==> wip/yarrow: inputs <==
// Topmodule
module Topmodule(
    input wire Clk,
    input wire Data,
    input wire Reset,
    input wire En,
    output reg Out
    );
==> flow/config.mk <==
export PLATFORM = sky130hd
export DESIGN_NAME = Topmodule
export DESIGN_NICKNAME = Topmodule
export VERILOG_FILES = /design/flow/design.v
export SDC_FILE = /design/flow/constraint.sdc
export NUM_CORES = 4
export LEC_CHECK = 0
export CAP_MARGIN = 15
export CORE_MARGIN = 2
export CORE_UTILIZATION = 72
export CTS_CLUSTER_DIAMETER = 95
export CTS_CLUSTER_SIZE = 17
export GPL_ROUTABILITY_DRIVEN = 0
export HOLD_SLACK_MARGIN = -0.07
export SETUP_SLACK_MARGIN = 0.68
export SLEW_MARGIN = 20
==> flow/constraint.sdc <==
create_clock -name core_clock -period 7.74 [get_ports {Clk}]
set_input_delay 1.5480 -clock core_clock [delete_from_list [all_inputs] [get_ports {Clk}]]
set_output_delay 1.5480 -clock core_clock [all_outputs]
set_load 0.01 [all_outputs]
run.sh (not shown) runs the stock make flow with config.mk's settings and CLKGATE_MAP_FILE=.
==> wip/ember (differences from wip/yarrow) <==
==> flow/config.mk (replaced) <==
export PLATFORM = sky130hd
export DESIGN_NAME = Topmodule
export DESIGN_NICKNAME = Topmodule
export VERILOG_FILES = /design/flow/design.v
export SDC_FILE = /design/flow/constraint.sdc
export NUM_CORES = 4
export LEC_CHECK = 0
export CAP_MARGIN = 40
export CELL_PAD_IN_SITES_GLOBAL_PLACEMENT = 0
export CORE_MARGIN = 2
export CORE_UTILIZATION = 69
export CTS_CLUSTER_DIAMETER = 172
export HOLD_SLACK_MARGIN = 0.04
export PLACE_DENSITY = 0.63
export SETUP_SLACK_MARGIN = 0.42
export SLEW_MARGIN = 20
==> flow/constraint.sdc (replaced) <==
create_clock -name core_clock -period 8.33 [get_ports {Clk}]
set_input_delay 1.6660 -clock core_clock [delete_from_list [all_inputs] [get_ports {Clk}]]
set_output_delay 1.6660 -clock core_clock [all_outputs]
set_load 0.01 [all_outputs]
==> notes <==
In flip-flop count, wip/yarrow and wip/ember do not differ. Against wip/yarrow, the hold slack of wip/ember is lower by 0.0028 ns. Against wip/yarrow, the cell area of wip/ember is higher by 4.0%. Between wip/yarrow and wip/ember, the lower first-iteration DRC count is in wip/ember (gap about 5.5%, measured against wip/ember). Against wip/ember, the final cell count of wip/yarrow is lower by about 2.1%. In wip/yarrow the sequential share of layout area is higher than in wip/ember, by 1.2 points. wip/ember finished but fails on setup timing. wip/yarrow completed and failed the layout checks on setup timing. In synthesized cell count, wip/yarrow and wip/ember do not differ.

========
==> inputs of 06-19 <==
Starting RTL as in the previous note.
Design Topmodule, start of the top module:
module Topmodule(
    input wire Clk,
    input wire Data,
    input wire Reset,
    input wire En,
    output reg Out
    );
	 wire Out_scrambler;
	 wire Out_descrambler;
	 wire Out_convendcoder;
	 wire Out_viterbi;
	 wire Out_interleaver;
	 wire Out_deinterleaver;
	 reg [9:0] counter;
	 Scrambler_control Scrambler (
    .Clk(Clk), 
    .MAC_Data(Data), 
    .Reset(Reset), 
    .En(En), 
    .Out(Out_scrambler)
    );
	 convencoder_control convendcoder (
    .Clk(Clk), 
    .Reset(Reset), 
    .En(En), 
    .Data(Out_scrambler), 
    .kout(Out_convendcoder)
    );
	 control_interleaver interleaved (
    .Clk(Clk), 
    .Reset(Reset), 
    .En(En), 
    .Data(Out_convendcoder), 
    .Out(Out_interleaver)
    );
	 control_deinterleaver deinterleaved (
    .Clk(Clk), 
    .Reset(Reset), 
    .En(En), 
    .Data(Out_interleaver), 
    .Out(Out_deinterleaver) 
    );
	 viterbicontrol vit (
    .Data(Out_deinterleaver), 
  ...
make LEC_CHECK=0 CAP_MARGIN=20 CELL_PAD_IN_SITES_DETAIL_PLACEMENT=1 CORE_MARGIN=2 CORE_UTILIZATION=42 CTS_CLUSTER_DIAMETER=22 CTS_CLUSTER_SIZE=32 GPL_ROUTABILITY_DRIVEN=1 GPL_TIMING_DRIVEN=1 MIN_ROUTING_LAYER=met2 PLACE_DENSITY=0.36 SETUP_SLACK_MARGIN=-0.85 SLEW_MARGIN=10 finish   # period 8.95 ns
==> inputs of 02-23, as changes to 06-19 <==
==> flow/config.mk (replaced) <==
export PLATFORM = sky130hd
export DESIGN_NAME = Topmodule
export DESIGN_NICKNAME = Topmodule
export VERILOG_FILES = /design/flow/design.v
export SDC_FILE = /design/flow/constraint.sdc
export NUM_CORES = 4
export LEC_CHECK = 0
export CAP_MARGIN = 40
export CELL_PAD_IN_SITES_GLOBAL_PLACEMENT = 2
export CORE_MARGIN = 2
export CORE_UTILIZATION = 37
export CTS_CLUSTER_DIAMETER = 172
export HOLD_SLACK_MARGIN = -0.07
export PLACE_DENSITY = 0.36
export SETUP_SLACK_MARGIN = 2.09
export SLEW_MARGIN = 15
==> flow/constraint.sdc (replaced) <==
create_clock -name core_clock -period 8.33 [get_ports {Clk}]
set_input_delay 1.6660 -clock core_clock [delete_from_list [all_inputs] [get_ports {Clk}]]
set_output_delay 1.6660 -clock core_clock [all_outputs]
set_load 0.01 [all_outputs]
==> inputs of 06-28, as changes to 06-19 <==
==> flow/config.mk (replaced) <==
export PLATFORM = sky130hd
export DESIGN_NAME = Topmodule
export DESIGN_NICKNAME = Topmodule
export VERILOG_FILES = /design/flow/design.v
export SDC_FILE = /design/flow/constraint.sdc
export NUM_CORES = 4
export LEC_CHECK = 0
export CAP_MARGIN = 20
export CORE_MARGIN = 2
export CORE_UTILIZATION = 40
export CTS_CLUSTER_SIZE = 100
export GPL_TIMING_DRIVEN = 0
export MAX_ROUTING_LAYER = met4
export PLACE_DENSITY_LB_ADDON = 0.11
export SETUP_SLACK_MARGIN = 1.86
export SLEW_MARGIN = 30
export TNS_END_PERCENT = 65
==> flow/constraint.sdc (replaced) <==
create_clock -name core_clock -period 11.4 [get_ports {Clk}]
set_input_delay 2.2800 -clock core_clock [delete_from_list [all_inputs] [get_ports {Clk}]]
set_output_delay 2.2800 -clock core_clock [all_outputs]
set_load 0.01 [all_outputs]
==> inputs of 04-24, as changes to 06-19 <==
==> flow/config.mk (replaced) <==
export PLATFORM = sky130hd
export DESIGN_NAME = Topmodule
export DESIGN_NICKNAME = Topmodule
export VERILOG_FILES = /design/flow/design.v
export SDC_FILE = /design/flow/constraint.sdc
export NUM_CORES = 4
export LEC_CHECK = 0
export ABC_AREA = 1
export CAP_MARGIN = 20
export CELL_PAD_IN_SITES_DETAIL_PLACEMENT = 1
export CELL_PAD_IN_SITES_GLOBAL_PLACEMENT = 3
export CORE_ASPECT_RATIO = 1.38
export CORE_MARGIN = 6
export CORE_UTILIZATION = 59
export CTS_CLUSTER_DIAMETER = 272
export GPL_ROUTABILITY_DRIVEN = 0
export PLACE_DENSITY_LB_ADDON = 0.03
export SETUP_SLACK_MARGIN = 2.42
export SLEW_MARGIN = 30
==> flow/constraint.sdc (replaced) <==
create_clock -name core_clock -period 12.2 [get_ports {Clk}]
set_input_delay 2.4400 -clock core_clock [delete_from_list [all_inputs] [get_ports {Clk}]]
set_output_delay 2.4400 -clock core_clock [all_outputs]
set_load 0.01 [all_outputs]
==> comparison table <==
metric                                                                                            04-24                     02-23                 06-28                     06-19
Actual slew at the worst max-slew pin                                                                 -                  0.931 ns               1.13 ns                   1.17 ns
Cell Count, Final, Fillers Out                                                                        -                      7450                  7580                      7646
Core region area                                                                            80100 sq um              124000 sq um          115000 sq um              109000 sq um
Min Hold Slack                                                                                        -                  0.405 ns              0.405 ns                  0.403 ns
Final sequential cell count                                                                           -                       783                   783                       783
Worst min path class                                                                                  -      register to register  register to register      register to register
Number of cells traversed by the worst hold path                                                      -                         1                     1                         1
Top routing layer in use                                                                              -                      met4                  met4                      met5
Clock latency on the worst-skew pair                                                                  -                   0.69 ns               0.70 ns                   0.90 ns
Status                                                                           stopped before the end  finished with violations  no timing/DRC/antenna violations  finished with violations
Last stage reached                                                         global placement without I/O                         -                     -                         -
Layout check failures                                                                                 -              setup timing                     -              setup timing
Final weighted congestion in routability-driven placement                                             -                     0.807                 0.970                     0.934
Maximum ir drop on the vdd rail                                                                       -                  0.133 mV              0.114 mV                  0.280 mV
Final routed wire length divided by cell count                                                        -                   20.3 um               20.6 um                   21.6 um
AO/OA Area Share                                                                                  23.6%                     21.2%                 21.2%                     21.2%
Required time of the critical path                                                                    -                   8.89 ns              11.96 ns                   9.70 ns
Horizontal extent of the die                                                                     254 um                    358 um                344 um                    336 um
Number of input and output port buffers inserted                                                      -                         4                     4                         4
# hold bufs at CTS                                                                                    -                         0                     0                         0
Register-to-Register Path Depth                                                                       -                        47                    42                        45
Total Routing Usage GR                                                                                -                     23.2%                 26.3%                     43.3%
Die Span Y                                                                                       346 um                    358 um                344 um                    336 um
Portion of the clock cycle consumed by the worst path in the final layout                             -                      112%                 84.6%                      108%
Number of hold-slack violations in the final timing report                                            -                         0                     0                         0
No activity file was given, so power comes from the tool's default toggle rates.
